==> job 3557 <==
Design badicecream, start of the top module:
module badicecream(input         Clk,                 
                             Reset,               
                             frame_clk,           
                input [10:0]   DrawX, DrawY ,    
				input [15:0]   keycode,				  
               	output logic is_BI	,			 
				output logic [10:0] BI_X, BI_Y,
				input logic up_wall, down_wall , left_wall, right_wall,
				output logic [10:0] BI_X_Pos, BI_Y_Pos,
				output logic [5:0] BI_BlkX_Pos, BI_BlkY_Pos
              );
	enum logic[2:0] { 
					 right=3'b000, 
					 left=3'b001,
					 up=3'b010,
					 down=3'b011,
					 Halted=3'b100} Dir, Dir_in, Dir_delayed, Dir_delayed_in;
    parameter [10:0] BI_X_Corner = 11'd64;   
    parameter [10:0] BI_Y_Corner = 11'd95;   
    parameter [5:0] BI_Blk_X_Corner = 6'd1;   
    parameter [5:0] BI_Blk_Y_Corner = 6'd1;   
    parameter [10:0] BI_X_Step = 10'd1;       
    parameter [10:0] BI_Y_Step = 10'd1;       
    parameter  BI_sizeX = 6'd32;         
	parameter  BI_sizeY = 6'd48;
	logic [5:0] frame_counter, per_frame_counter;   
	logic [5:0] frame_counter_in, per_frame_counter_in;
	logic [5:0] pace_counter, pace_counter_in;
    logic [10:0] BI_X_Motion, BI_Y_Motion;
    logic [10:0] BI_X_Pos_in, BI_X_Motion_in, BI_Y_Pos_in, BI_Y_Motion_in;
	logic [5:0] BI_BlkX_Pos_in, BI_BlkY_Pos_in;
	logic [2:0] health;
	assign health = 3'd1;    
    logic frame_clk_delayed, frame_clk_rising_edge;
   always_ff @ (posedge Clk) 
	begin
        frame_clk_delayed <= frame_clk;
        frame_clk_rising_edge <= (frame_clk == 1'b1) && (frame_clk_delayed == 1'b0);
		if (Reset)
		begin
			frame_counter <= 6'b0;
			per_frame_counter <= 6'b0;
		end
		else
		begin
			frame_counter <= frame_counter_in;
			per_frame_counter <=  per_frame_counter_in;
		end
    end
	always_comb
	begin
		frame_counter_in = frame_counter;
		per_frame_counter_in = per_frame_counter;
		if (frame_clk_rising_edge)    
		begin
		per_frame_counter_in = per_frame_counter+6'b1;
		if((per_frame_counter) == 6'b000111)  
  ...
clock: 5.39 ns
lec_check: 0
abc_area: 1
cap_margin: 20
core_aspect_ratio: 1.05
core_margin: 2
core_utilization: 70
cts_cluster_diameter: 116
max_routing_layer: met5
place_density_lb_addon: 0.11
slew_margin: 20
tns_end_percent: 15
run.sh (not shown) runs the stock make flow with config.mk's settings and CLKGATE_MAP_FILE=.
==> job 4965: changes against job 3557 <==
- CORE_ASPECT_RATIO: 1.05 -> default
- CORE_UTILIZATION: 70 -> 59
- CTS_CLUSTER_DIAMETER: 116 -> 371
- CTS_CLUSTER_SIZE: default -> 100
- MAX_ROUTING_LAYER: met5 -> default
- PLACE_DENSITY_LB_ADDON: 0.11 -> default
- SETUP_SLACK_MARGIN: default -> 0.2
- TNS_END_PERCENT: 15 -> default
==> flow/constraint.sdc (replaced) <==
create_clock -name core_clock -period 4.35 [get_ports {Clk}]
set_input_delay 0.8700 -clock core_clock [delete_from_list [all_inputs] [get_ports {Clk}]]
set_output_delay 0.8700 -clock core_clock [all_outputs]
set_load 0.01 [all_outputs]
==> qor summary <==
| quantity | job 3557 | job 4965 |
|---|---|---|
| Run status | aborted with a tool error | complete, but fails checks |
| Failing step | 4_1_cts | - |
| Layout check failures | - | negative setup slack |
| Total of warnings raised by yosys | 1 | 1 |
| Core utilization before placement | 0.7222 | 0.6133 |
| Post-Synth AOI/OAI Area | 0.1610 | 0.1610 |
| Cell area after placement | 8061 sq um | 8493 sq um |
| Number of ports placed on the die boundary | 102 | 102 |
| Die Size | 9907 sq um | 11680 sq um |
| Die outline height | 101.9 um | 108.1 um |
| Routability-driven placement congestion ratio | 0.9235 | 0.9078 |
| Count of placed standard cells including taps | 1218 | 1289 |
| Number of buffers inserted by port buffering | 101 | 101 |
| Dominant cell area share | 0.2131 | 0.2131 |
| Number of register bits inferred by synthesis | 68 | 68 |
| Total half-perimeter wirelength after legalization and detailed placement | 16.31 mm | 13.98 mm |
| Mapped Nets | 1074 | 1074 |
| Die x size | 97.23 um | 108.1 um |
| Fraction of the yosys area taken by sequential cells | 0.2131 | 0.2131 |
| Site row count | 35 | 37 |
| Yosys cell count | 940 | 940 |
| Core Box Area | 8846 sq um | 10420 sq um |
| Pre-CTS setup slack | -1269 ps | -1698 ps |


==> inputs of nickel <==
==> flow/design.v <==
module badicecream(input         Clk,                 
                             Reset,               
                             frame_clk,           
                input [10:0]   DrawX, DrawY ,    
				input [15:0]   keycode,				  
               	output logic is_BI	,			 
				output logic [10:0] BI_X, BI_Y,
				input logic up_wall, down_wall , left_wall, right_wall,
				output logic [10:0] BI_X_Pos, BI_Y_Pos,
				output logic [5:0] BI_BlkX_Pos, BI_BlkY_Pos
              );
	enum logic[2:0] { 
					 right=3'b000, 
					 left=3'b001,
					 up=3'b010,
					 down=3'b011,
					 Halted=3'b100} Dir, Dir_in, Dir_delayed, Dir_delayed_in;
    parameter [10:0] BI_X_Corner = 11'd64;   
    parameter [10:0] BI_Y_Corner = 11'd95;   
    parameter [5:0] BI_Blk_X_Corner = 6'd1;   
    parameter [5:0] BI_Blk_Y_Corner = 6'd1;   
    parameter [10:0] BI_X_Step = 10'd1;       
    parameter [10:0] BI_Y_Step = 10'd1;       
    parameter  BI_sizeX = 6'd32;         
	parameter  BI_sizeY = 6'd48;
	logic [5:0] frame_counter, per_frame_counter;   
	logic [5:0] frame_counter_in, per_frame_counter_in;
	logic [5:0] pace_counter, pace_counter_in;
    logic [10:0] BI_X_Motion, BI_Y_Motion;
    logic [10:0] BI_X_Pos_in, BI_X_Motion_in, BI_Y_Pos_in, BI_Y_Motion_in;
	logic [5:0] BI_BlkX_Pos_in, BI_BlkY_Pos_in;
	logic [2:0] health;
	assign health = 3'd1;    
    logic frame_clk_delayed, frame_clk_rising_edge;
   always_ff @ (posedge Clk) 
	begin
        frame_clk_delayed <= frame_clk;
        frame_clk_rising_edge <= (frame_clk == 1'b1) && (frame_clk_delayed == 1'b0);
		if (Reset)
		begin
			frame_counter <= 6'b0;
			per_frame_counter <= 6'b0;
		end
		else
		begin
			frame_counter <= frame_counter_in;
			per_frame_counter <=  per_frame_counter_in;
		end
    end
	always_comb
	begin
		frame_counter_in = frame_counter;
		per_frame_counter_in = per_frame_counter;
		if (frame_clk_rising_edge)    
		begin
		per_frame_counter_in = per_frame_counter+6'b1;
		if((per_frame_counter) == 6'b000111)  
			begin
				per_frame_counter_in=6'b0;
				frame_counter_in = frame_counter+6'b1;
				if((frame_counter ) == 6'b100)  
				begin
					frame_counter_in=6'b0;
				end
			end
		end
	end
    always_ff @ (posedge Clk)
    begin
        if (Reset)
        begin
            BI_X_Pos <= BI_X_Corner;
            BI_Y_Pos <= BI_Y_Corner;
			BI_BlkX_Pos <= BI_Blk_X_Corner;
			BI_BlkY_Pos <= BI_Blk_Y_Corner;
            BI_X_Motion <= 10'd0;
            BI_Y_Motion <= 10'd0;
			pace_counter <= 6'd0;
				Dir <= Halted;
				Dir_delayed <= down;
        end
        else
        begin
			pace_counter <= pace_counter_in;
            BI_X_Pos <= BI_X_Pos_in;
            BI_Y_Pos <= BI_Y_Pos_in;
            BI_X_Motion <= BI_X_Motion_in;
            BI_Y_Motion <= BI_Y_Motion_in;
			BI_BlkX_Pos <= BI_BlkX_Pos_in;
			BI_BlkY_Pos <= BI_BlkY_Pos_in;
			Dir <= Dir_in;
			Dir_delayed <= Dir_delayed_in;
        end
    end
    always_comb
    begin
		pace_counter_in = pace_counter;
        BI_X_Pos_in = BI_X_Pos;
        BI_Y_Pos_in = BI_Y_Pos;
		BI_X_Motion_in = BI_X_Motion;
		BI_Y_Motion_in = BI_Y_Motion;
        BI_BlkX_Pos_in = BI_BlkX_Pos;    
        BI_BlkY_Pos_in = BI_BlkY_Pos;
		Dir_in = Dir;
		Dir_delayed_in = Dir_delayed;
		if(health != 0)
		begin
			if (frame_clk_rising_edge)
			begin
            	BI_X_Pos_in = BI_X_Pos + BI_X_Motion_in;
            	BI_Y_Pos_in = BI_Y_Pos + BI_Y_Motion_in;
				if (Dir == Halted)  
				begin
					if ((keycode[7:0] == 8'd26) || ((keycode[15:8] == 8'd26 )))  
					begin
						Dir_delayed_in = up;
						if(up_wall)
						begin
							BI_Y_Motion_in = 0;
							BI_X_Motion_in = 0;
							Dir_in = Halted;
						end
						else
						begin
							BI_Y_Motion_in = -BI_Y_Step;
							BI_X_Motion_in = 0;
							Dir_in = up;	
						end
					end
					else if (((keycode[7:0] == 8'd4) || keycode[15:8] == 8'd4 ))  
						begin
							Dir_delayed_in = left;
							if (left_wall)			
							begin
								BI_X_Motion_in = 0;
								BI_Y_Motion_in = 0;
								Dir_in = Halted;
							end
							else
							begin
								BI_Y_Motion_in = 0;
								BI_X_Motion_in = -BI_X_Step;
								Dir_in = left;
							end
						end
					else if((keycode[7:0] == 8'd22) || ((keycode[15:8] == 8'd22 )))  
						begin
							Dir_delayed_in = down;
							if (down_wall) 
							begin
								BI_Y_Motion_in = 0;
								BI_X_Motion_in = 0;
							Dir_in = Halted;
							end
							else
							begin
								BI_Y_Motion_in = BI_Y_Step;
								BI_X_Motion_in = 0;
								Dir_in = down;
							end
						end
					else if (((keycode[7:0]) == 8'd7) || ((keycode[15:8]) == 8'd7))  
						begin
							Dir_delayed_in = right;
							if(right_wall) 
							begin
								BI_X_Motion_in = 0;
								BI_Y_Motion_in = 0;
								Dir_in = Halted;
							end
							else
							begin
								BI_Y_Motion_in = 0;
								BI_X_Motion_in = BI_X_Step;
								Dir_in = right;	
							end
						end
					else
						begin              
						end
				end
				else  
				begin
					pace_counter_in = pace_counter + 6'd1;
					if(pace_counter == 6'd31)
					begin
						pace_counter_in = 6'd0;
						case(Dir)
							left:
							begin
								BI_BlkX_Pos_in = BI_BlkX_Pos -1;
							end
							right:
							begin
								BI_BlkX_Pos_in = BI_BlkX_Pos +1;
							end
							up:
							begin
								BI_BlkY_Pos_in = BI_BlkY_Pos -1;
							end
							down:
							begin
								BI_BlkY_Pos_in = BI_BlkY_Pos +1;
							end
							default:
							begin
								BI_BlkY_Pos_in = 0;  
							end
						endcase
						Dir_in = Halted;
						BI_Y_Motion_in = 0;
						BI_X_Motion_in = 0;						
					end
				end
			end
        end
    end
    int DistX, DistY, Size;
    assign DistX = DrawX - BI_X_Pos;
    assign DistY = DrawY - BI_Y_Pos;
    always_comb begin
		   if (DistX < BI_sizeX && DistX >= 0 && DistY<=0 && -DistY < BI_sizeY)
		  begin
        is_BI = 1'b1;
				BI_X = DrawX - BI_X_Pos+({5'b0, frame_counter}*32);
				BI_Y = DrawY - BI_Y_Pos+BI_sizeY-1+ Dir_delayed_in*48;
		  end
        else
		  begin
        is_BI = 1'b0;
				BI_X = 0;
				BI_Y = 0;
        end
    end
endmodule
==> flow/run.sh <==
#!/bin/bash
# the make line also repeats each setting of config.mk as NAME=value (left out here)
make -C /OpenROAD-flow-scripts/flow DESIGN_CONFIG=/design/flow/config.mk WORK_HOME=/design/flow/orfs CLKGATE_MAP_FILE= finish
==> flow/config.mk <==
export PLATFORM = sky130hd
export DESIGN_NAME = badicecream
export DESIGN_NICKNAME = badicecream
export VERILOG_FILES = /design/flow/design.v
export SDC_FILE = /design/flow/constraint.sdc
export NUM_CORES = 4
export LEC_CHECK = 0
export CAP_MARGIN = 20
export CORE_MARGIN = 2
export CORE_UTILIZATION = 70
export CTS_CLUSTER_DIAMETER = 116
export CTS_CLUSTER_SIZE = 33
export HOLD_SLACK_MARGIN = -0.09
export MAX_ROUTING_LAYER = met5
export PLACE_DENSITY = 0.67
export SLEW_MARGIN = 20
export TNS_END_PERCENT = 15
==> flow/constraint.sdc <==
create_clock -name core_clock -period 7.47 [get_ports {Clk}]
set_input_delay 1.4940 -clock core_clock [delete_from_list [all_inputs] [get_ports {Clk}]]
set_output_delay 1.4940 -clock core_clock [all_outputs]
set_load 0.01 [all_outputs]
==> juniper (differences from nickel) <==
==> flow/config.mk (replaced) <==
export PLATFORM = sky130hd
export DESIGN_NAME = badicecream
export DESIGN_NICKNAME = badicecream
export VERILOG_FILES = /design/flow/design.v
export SDC_FILE = /design/flow/constraint.sdc
export NUM_CORES = 4
export LEC_CHECK = 0
export CAP_MARGIN = 20
export CORE_MARGIN = 2
export CORE_UTILIZATION = 64
export SETUP_SLACK_MARGIN = -0.49
export SLEW_MARGIN = 20
==> flow/constraint.sdc (replaced) <==
create_clock -name core_clock -period 7.16 [get_ports {Clk}]
set_input_delay 1.4320 -clock core_clock [delete_from_list [all_inputs] [get_ports {Clk}]]
set_output_delay 1.4320 -clock core_clock [all_outputs]
set_load 0.01 [all_outputs]
==> results.sh <==
# source this file to load flow results
export IMPL_run_status="aborted with a tool error"
export IMPL_outcome_stop_stage="5_1_grt"
export IMPL_firstError="[ERROR GRT-0232] Routing congestion too high. Check the congestion heatmap in the GUI."
export IMPL_post_place_cells=963
export IMPL_grt_use_met1_pct=82.22
export IMPL_placedInstanceArea_um2=7382
export IMPL_global_route_usage_total_pct=97.30
export IMPL_die_size_x_um=96.59
export IMPL_met3_demand_to_capacity_share_in_global_routing_pct=58.73
export IMPL_post_place_ws_ns=-0.8891
export IMPL_die_area_um2=9329
[end of results for nickel]
==> results.sh <==
# yosys + openroad results
export IMPL_totalPowerFinal_w=0.001062
export IMPL_placedInstanceArea_um2=7420
export IMPL_run_status="failed layout checks"
export IMPL_grt_first_pass_wirelength_um=27430
export IMPL_grt_use_met1_pct=36.81
export IMPL_ys_area_um2=6001
export IMPL_post_place_ws_ns=-1.103
export IMPL_die_area_um2=10170
export IMPL_post_place_cells=973
export IMPL_global_route_usage_total_pct=33.68
export IMPL_so_violations="setup timing"
export IMPL_setup_viol=23
export IMPL_fin_ws_ns=-0.5236
export IMPL_netlist_top_cells_count="87 x nor2_1, 81 x ha_1, 68 x dfxtp_1, 60 x inv_1, 43 x nand2_1"
export IMPL_die_size_x_um=100.8
export IMPL_firstDrtPassIters=5
[end of results for juniper]
